## alu
module alu #(
    parameter INST_W = 4,
    parameter INT_W  = 6,
    parameter FRAC_W = 10,
    parameter DATA_W = INT_W + FRAC_W
)(
    input                      i_clk,
    input                      i_rst_n,
    input                      i_in_valid,
    output                     o_busy,
    input         [INST_W-1:0] i_inst,
    input  signed [DATA_W-1:0] i_data_a,
    input  signed [DATA_W-1:0] i_data_b,
    output                     o_out_valid,
    output        [DATA_W-1:0] o_data
);
localparam IDLE = 3'b000;
localparam INPUT = 3'b001;
localparam COMPUTE = 3'b010;
localparam TEMP = 3'b011; 
localparam OUTPUT = 3'b100;
reg o_busy_in ;
reg out_valid_in;
reg signed [DATA_W-1:0] i_A, i_B, nxt_i_A, nxt_i_B;
reg [INST_W-1:0] inst, nxt_inst;
reg signed [DATA_W-1:0] out1, nxt_out1;
reg [2:0] state, nxt_state;
reg       busy, nxt_busy;
reg       valid, nxt_valid;
reg signed [DATA_W:0] add, sub;
reg signed [2*DATA_W-1 :0] mul, nxt_mul;
reg signed [22:0] mul_part, sat_mul;
reg signed [22:0] round_mul;
reg signed  [2*DATA_W - 1:0] left, part_left;
reg [DATA_W - 1:0] revermatch; 
reg signed [DATA_W+3:0] data_acc [0:DATA_W-1], nxt_data_acc [0:DATA_W-1];
reg signed [20:0] temp_data_acc;
wire [3:0] index ;
reg flag ;
reg signed [15:0] mul_temp;
reg signed [45:0] soft_mul;
reg signed [15:0] soft_test;
reg signed [15:0] soft_neg; 
reg [15:0] val16;
  ...
Size: ~5,400 cells after synthesis, about 380 flip-flops, about 57 I/O pins.
make LEC_CHECK=0 CAP_MARGIN=20 CORE_MARGIN=2 CORE_UTILIZATION=59 SETUP_SLACK_MARGIN=1.62 SLEW_MARGIN=20 finish   # period 6.74 ns
run.sh (not shown) runs the stock make flow with config.mk's settings and CLKGATE_MAP_FILE=.
The first run finished but fails on setup timing.
Rerun with:
- CORE_UTILIZATION: 59 -> 40
- SETUP_SLACK_MARGIN: 1.62 -> not set
- clock period: 6.74 -> 9.5 ns (I/O delays scaled with it)
What happened: With this change the flow ran to the end with no violations; wire length came out lower by 7.9%; die size climbs by about 47%; area after synthesis is unchanged; cell area fell by 15%; count of clock-buffer cells in the layout goes down by 7; clock skew goes down by 0.0053 ns; first-iteration DRC count shrinks by 6.2%; sequential share of layout area climbs by 2.7 points; cell count shrinks by 5.4%; global-route usage goes down by 16 points.

========
== before ==
alu again, from the RTL that the note above started with.
Settings: LEC_CHECK=0, CAP_MARGIN=20, CORE_MARGIN=2, CORE_UTILIZATION=42, SLEW_MARGIN=20; clock period 9.5 ns.
before ended with every stage complete and zero timing, DRC or antenna violations.
#### Input delta (after over before)
# before
export LEC_CHECK = 0
export CAP_MARGIN = 20
export CORE_MARGIN = 2
export CORE_UTILIZATION = 42
export SLEW_MARGIN = 20
create_clock -name core_clock -period 9.5 [get_ports {i_clk}]
# after
export LEC_CHECK = 0
export ABC_AREA = 1
export CAP_MARGIN = 20
export CORE_MARGIN = 2
export CORE_UTILIZATION = 68
export CTS_CLUSTER_SIZE = 99
export SLEW_MARGIN = 20
export TNS_END_PERCENT = 10
create_clock -name core_clock -period 6.21 [get_ports {i_clk}]
Results
Status for before and after: clean finish in before only. For final weighted congestion of routability-driven global placement, dividing the value from after by the value from before gives 1.10. From before to after the numbers moved as follows: parity-gate share of the synthesized area counting xor and xnor cells dropped 1.2 points, multiplexer share of the synthesized area went down by 1.2 points, vertical die dimension lower, number of cells in the yosys synthesis report went up.

========
== P ==
alu again, from the RTL that the note above started with.
export LEC_CHECK = 0
export ABC_AREA = 1
export CAP_MARGIN = 0
export CORE_MARGIN = 2
export CORE_UTILIZATION = 71
export CTS_CLUSTER_DIAMETER = 236
export SLEW_MARGIN = 20
create_clock -name core_clock -period 8.03 [get_ports {i_clk}]
Relative to P, the following input files were edited for Q:
- changing CAP_MARGIN from 0 to 20
- changing CTS_CLUSTER_DIAMETER from 236 to 29
- setting SETUP_SLACK_MARGIN to 2.3 for the first time
- removing ABC_AREA (formerly 1)
- changing the clock period (ns, I/O delays scaled along) from 8.03 to 7.82
- What ended Q was a tool error in global routing; the run never finished.
- In the metrics for P and Q, the one carrying the lower die area is Q.
- When Q is measured against P, its number of buffers inserted by post-CTS setup repair turns out 105 higher.
- Taking P as 1.0, Q lands at 0.940 on y dimension of the die.
- NOTE: average cell area after synthesis in Q exceeds that of P
- Going from P to Q, synthesized net count shrinks by about 25%.
- Number of H-tree levels up 1 in Q wrt P
- Measured against P, the cell count after placement of Q comes out at 0.78 times the reference value.
Setup changes, Q to R
- a change of CTS_CLUSTER_DIAMETER from 29 to 245
- an added ABC_AREA of 1
- a change of CAP_MARGIN from 20 to 5
- a change of SETUP_SLACK_MARGIN from 2.3 to -0.43
- a change of the clock period (ns, I/O delays scaled along) from 7.82 to 7.72
--- outcome ---
Taking Q as the reference point, the portion of netlist area occupied by mux cells of R falls by 1.2 points. Post-CTS setup repair buffer count ends up lower on R. Die: R bigger than Q. Looking at fraction of the mapped netlist area in adder cells across R and Q, the one that comes out higher is Q. Looking at post-synthesis cell count from yosys, R sits about 40% higher than Q does. Layout checks on R: not met. Flow itself completed; violations: setup timing.
diff inputs: R => S
- removing ABC_AREA (formerly 1)
- changing CORE_UTILIZATION from 71 to 72
- setting CTS_CLUSTER_SIZE to 15 for the first time
- changing CAP_MARGIN from 5 to 20
- changing SETUP_SLACK_MARGIN from -0.43 to 0.42
- removing CTS_CLUSTER_DIAMETER (formerly 245)
- changing the clock period (ns, I/O delays scaled along) from 7.72 to 2.75
Notes after the runs:
- Die width for S: about 6.6% down relative to R
- [compare] base=R new=S: setup fix buffers added after clock tree synthesis has increased; number of nets produced by synthesis now smaller; number of hold buffers added after CTS rose 1; post-synthesis mux area share now sits higher.
- S vs R — compound-cell area share of the yosys netlist rose 6.7 points.
- Status(S) = ERROR, stage = global routing
- When the final numbers for R and S were put side by side, the mean instance size in the synthesized netlist turned out to be greater in S.
- [S vs R] synthesized cell count: lower in S
- Diff R -> S: weighted congestion reported at the end of routability-driven placement now larger, chip area from the yosys synthesis statistics went down by about 12%.
